job 7419:
==> flow/design.v <==
`timescale 1ns / 1ns
`timescale 1ns / 1ns
module alu #(
    parameter DATA_WIDTH = 16
) (
    input [DATA_WIDTH-1:0] data_in1,
    data_in2,
    input [1:0] op,
    output reg [DATA_WIDTH-1:0] data_out,
    output [2:0] flag
);
  reg carry;
  wire zero, neg;
  wire [16:0] data_in1_add, data_in2_add;
  assign data_in1_add = data_in1;
  assign data_in2_add = data_in2;
  always @(*) begin
    case (op)
      2'b00: {carry, data_out} = {1'b0, ~(data_in1 | data_in2)};
      2'b01: {carry, data_out} = data_in1_add + data_in2_add;
      2'b10: {carry, data_out} = {1'b0, data_in1};
      2'b11: {carry, data_out} = {1'b0, (data_in2 >> 1)};
    endcase
  end
  assign zero = ~(|data_out);
  assign neg  = data_out[DATA_WIDTH-1];
  assign flag = {zero, neg, carry};
endmodule
`timescale 1ns / 1ns
module register #(
    parameter N = 16
) (
    input clk,
    rst,
    en,
    input [N-1:0] data_in,
    output reg [N-1:0] data_out
);
  always @(posedge clk, negedge rst) begin
    if (!rst) begin
      data_out <= 0;
    end else begin
      if (en) begin
        data_out <= data_in;
      end
    end
  end
endmodule
`timescale 1ns / 1ns
module registerfile #(
    parameter N = 16,
    M = 5
) (
    input clk,
    en,
    input [N-1:0] wr_data,
    input [M-1:0] addr,
    output [N-1:0] rd_data
);
  reg [N-1:0] mem[(2**M)-1:0];
  assign rd_data = (addr == 29) ? 0 : ( (addr == 30) ? 16'h1 : ( (addr == 31) ? 16'hffff : mem[addr]));
  always @(posedge clk) begin
    if (en) begin
      mem[addr] <= wr_data;
    end
  end
endmodule
`timescale 1ns / 1ns
 `timescale 1ns / 1ns
module state (
    input            clk,
    rst,
    input      [2:0] op,
    output reg [3:0] state,
    input      [2:0] flag
);
  reg [3:0] nextstate;
  reg       br;
  always @(*) begin
    case (state)
      4'b0000: begin
        if (op == 3'b000) begin
          nextstate = 4'b0001;
        end else if (op == 3'b001) begin
          nextstate = 4'b0010;
        end else if (op == 3'b010) begin
          nextstate = 4'b0011;
        end else if (op == 3'b011) begin
          nextstate = 4'b1010;
        end else if (op == 3'b100) begin
          nextstate = 4'b0100;
        end else if (op == 3'b101) begin
          nextstate = 4'b0101;
        end else if (op == 3'b110) begin
          nextstate = 4'b1000;
        end else nextstate = 4'b0111;
      end
      4'b0001: begin
        nextstate = 4'b1010;
      end
      4'b0010: nextstate = 4'b1010;
      4'b0011: nextstate = 4'b1010;
      4'b0100: nextstate = 4'b1010;
      4'b0101: nextstate = 4'b0110;
      4'b0110: nextstate = 4'b1010;
      4'b0111: nextstate = 4'b1010;
      4'b1000:
      if (br) nextstate = 4'b1001;
      else nextstate = 4'b1010;
      4'b1001: nextstate = 4'b0000;
      4'b1010: nextstate = 4'b0000;
      default: nextstate = 4'b0000;
    endcase   
  end
  always @(posedge clk, negedge rst) begin
    if (!rst) begin
      state <= 4'b0000;
    end else begin
      state <= nextstate;
    end
  end
  always @(*) begin
    case (op)
      3'h0: br = 0;
      3'h1: br = flag[0];
      3'h2: br = flag[1];
      3'h3: br = flag[1] | flag[0];
      3'h4: br = flag[2];
      3'h5: br = flag[2] | flag[0];
      3'h6: br = flag[2] | flag[1];
      3'h7: br = 1;
      default: br = 0;
    endcase   
  end   
endmodule   
`timescale 1ns / 1ns
 `timescale 1ns / 1ns
module decode (
    input [2:0] op,
    input [3:0] state,
    output reg [13:0] dec
);
  always @(*) begin
    case (state)
      4'b0000: begin
        if (op == 3'b110) begin
          dec = 14'b1_1_x_x_xx_xx_1_0_0_1_0_0;
        end else if (op == 3'b101) begin
          dec = 14'b1_1_x_x_xx_xx_1_0_0_0_0_0;
        end else if (op == 3'b011) begin
          dec = 14'bx_1_0_x_1x_xx_0_0_1_0_0_0;
        end else begin
          dec = 14'bx_1_x_x_xx_xx_0_0_0_1_0_0;
        end
      end
      4'b0001: dec = 14'bx_1_x_1_xx_00_0_1_0_0_1_0;
      4'b0010: dec = 14'bx_1_x_1_xx_01_0_1_0_0_1_0;
      4'b0011: dec = 14'bx_0_x_0_1x_xx_0_1_0_0_0_0;
      4'b0100: dec = 14'bx_0_x_x_xx_xx_0_0_0_0_0_1;
      4'b0101: dec = 14'b1_1_x_0_00_xx_1_1_0_0_0_0;
      4'b0110: dec = 14'b1_1_x_0_01_xx_0_1_0_0_0_0;
      4'b1000: dec = 14'bx_1_1_x_xx_xx_0_0_1_0_0_0;
      4'b1001: dec = 14'b0_1_x_x_xx_xx_1_0_0_0_0_0;
      4'b0111: dec = 14'bx_1_x_1_xx_11_0_1_0_0_1_0;
      4'b1011: dec = 14'bx_1_0_x_xx_xx_0_0_0_0_0_1;
      4'b1010: dec = 14'b1_1_x_x_xx_xx_1_0_0_0_0_0;
      default: dec = 14'b0;
    endcase
  end
endmodule
`timescale 1ns / 1ns
module Temple #(
    parameter ADDR_WIDTH = 16,
    parameter DATA_WIDTH = 16
) (
    input                   clk,
    rst,
    output [ADDR_WIDTH-1:0] addr,
    input  [          15:0] rd_data,
    output [          15:0] wr_data,
    output                  en
);
  wire [15:0] pc_sel_data, acc_sel_data, reg_sel_data, imm_sel_data;
  wire [15:0] pc_out, add_out, acc_out;
  wire [15:0] regfile_out, rf_out, alu_out;
  wire [2:0] flag_out, alu_flag;
  wire pc_sel, acc_sel, reg_sel, addr_sel;
  wire pc_en, acc_en, regfile_en, flag_en, rf_en;
  wire [1:0] imm_sel, alu_op;
  wire [ 2:0] op;
  wire [ 3:0] state;
  wire [13:0] dec;
  wire [ 4:0] regfile_addr;
  wire [ 7:0] half_imm_data;
  assign {pc_sel,addr_sel,reg_sel,acc_sel,imm_sel[1:0],alu_op[1:0],pc_en,acc_en,regfile_en,rf_en,flag_en,en} = dec;
  state statemachine (
      .clk(clk),
      .rst(rst),
      .op(op),
      .state(state),
      .flag(flag_out)
  );
  decode decode (
      .op(op),
      .state(state),
      .dec(dec)
  );
  register PC (
      .clk(clk),
      .rst(rst),
      .en(pc_en),
      .data_in(pc_sel_data),
      .data_out(pc_out)
  );
  register Acc (
      .clk(clk),
      .rst(rst),
      .en(acc_en),
      .data_in(acc_sel_data),
      .data_out(acc_out)
  );
  register #(
      .N(3)
  ) flag (
      .clk(clk),
      .rst(rst),
      .en(flag_en),
      .data_in(alu_flag),
      .data_out(flag_out)
  );
  register regi (
      .clk(clk),
      .rst(rst),
      .en(rf_en),
      .data_in(regfile_out),
      .data_out(rf_out)
  );
  alu alu (
      .data_in1(rf_out),
      .data_in2(acc_out),
      .op(alu_op),
      .data_out(alu_out),
      .flag(alu_flag)
  );
  registerfile regfile (
      .clk(clk),
      .en(regfile_en),
      .wr_data(reg_sel_data),
      .rd_data(regfile_out),
      .addr(regfile_addr)
  );
  assign pc_sel_data = (pc_sel) ? add_out : rf_out;
  assign add_out = pc_out + 16'h1;
  assign acc_sel_data = (acc_sel) ? alu_out : imm_sel_data;
  assign reg_sel_data = (reg_sel) ? add_out : acc_out;
  assign addr = addr_sel ? {pc_out[15:1], 1'b0} : {rf_out[15:1], 1'b0};
  assign wr_data = acc_out;
  assign op = (pc_out[0]) ? rd_data[15:13] : rd_data[7:5];
  assign regfile_addr = (pc_out[0]) ? rd_data[12:8] : rd_data[4:0];
  assign half_imm_data = (pc_out[0]) ? rd_data[15:8] : rd_data[7:0];
  assign imm_sel_data = (imm_sel[1]) ? rd_data[15:0] : ( (imm_sel[0]) ? {half_imm_data, acc_out[7:0]} : {acc_out[15:8], half_imm_data});
endmodule   
==> flow/config.mk <==
export PLATFORM = sky130hd
export DESIGN_NAME = Temple
export DESIGN_NICKNAME = Temple
export VERILOG_FILES = /design/flow/design.v
export SDC_FILE = /design/flow/constraint.sdc
export NUM_CORES = 4
export LEC_CHECK = 0
export ABC_AREA = 0
export CAP_MARGIN = 5
export CORE_ASPECT_RATIO = 0.92
export CORE_MARGIN = 2
export CORE_UTILIZATION = 70
export CTS_CLUSTER_SIZE = 27
export GPL_ROUTABILITY_DRIVEN = 0
export MIN_ROUTING_LAYER = met1
export PLACE_DENSITY = 0.54
export SLEW_MARGIN = 25
export TNS_END_PERCENT = 10
==> flow/constraint.sdc <==
create_clock -name core_clock -period 3.39 [get_ports {clk}]
set_input_delay 0.6780 -clock core_clock [delete_from_list [all_inputs] [get_ports {clk}]]
set_output_delay 0.6780 -clock core_clock [all_outputs]
set_load 0.01 [all_outputs]
run.sh (not shown) runs the stock make flow with config.mk's settings and CLKGATE_MAP_FILE=.
The flow for job 7419 finished, though final verification flagged setup timing.
Changes in job 3898 relative to job 7419:
# job 7419
export LEC_CHECK = 0
export ABC_AREA = 0
export CAP_MARGIN = 5
export CORE_ASPECT_RATIO = 0.92
export CORE_MARGIN = 2
export CORE_UTILIZATION = 70
export CTS_CLUSTER_SIZE = 27
export GPL_ROUTABILITY_DRIVEN = 0
export MIN_ROUTING_LAYER = met1
export PLACE_DENSITY = 0.54
export SLEW_MARGIN = 25
export TNS_END_PERCENT = 10
create_clock -name core_clock -period 3.39 [get_ports {clk}]
# job 3898
export LEC_CHECK = 0
export CAP_MARGIN = 20
export CORE_MARGIN = 2
export CORE_UTILIZATION = 63
export SLEW_MARGIN = 20
create_clock -name core_clock -period 3.2 [get_ports {clk}]
## What came out
The flow did not stop early for job 3898: all stages ran, and the layout cleared the timing, DRC and antenna checks. Floorplan core density, job 7419 and job 3898: higher on job 7419. There was hardly any difference in part of the power in combinational logic between job 3898 and job 7419. Floorplan row count, job 7419 and job 3898: lower on job 7419.
Power is estimated from default activity; no workload was simulated.
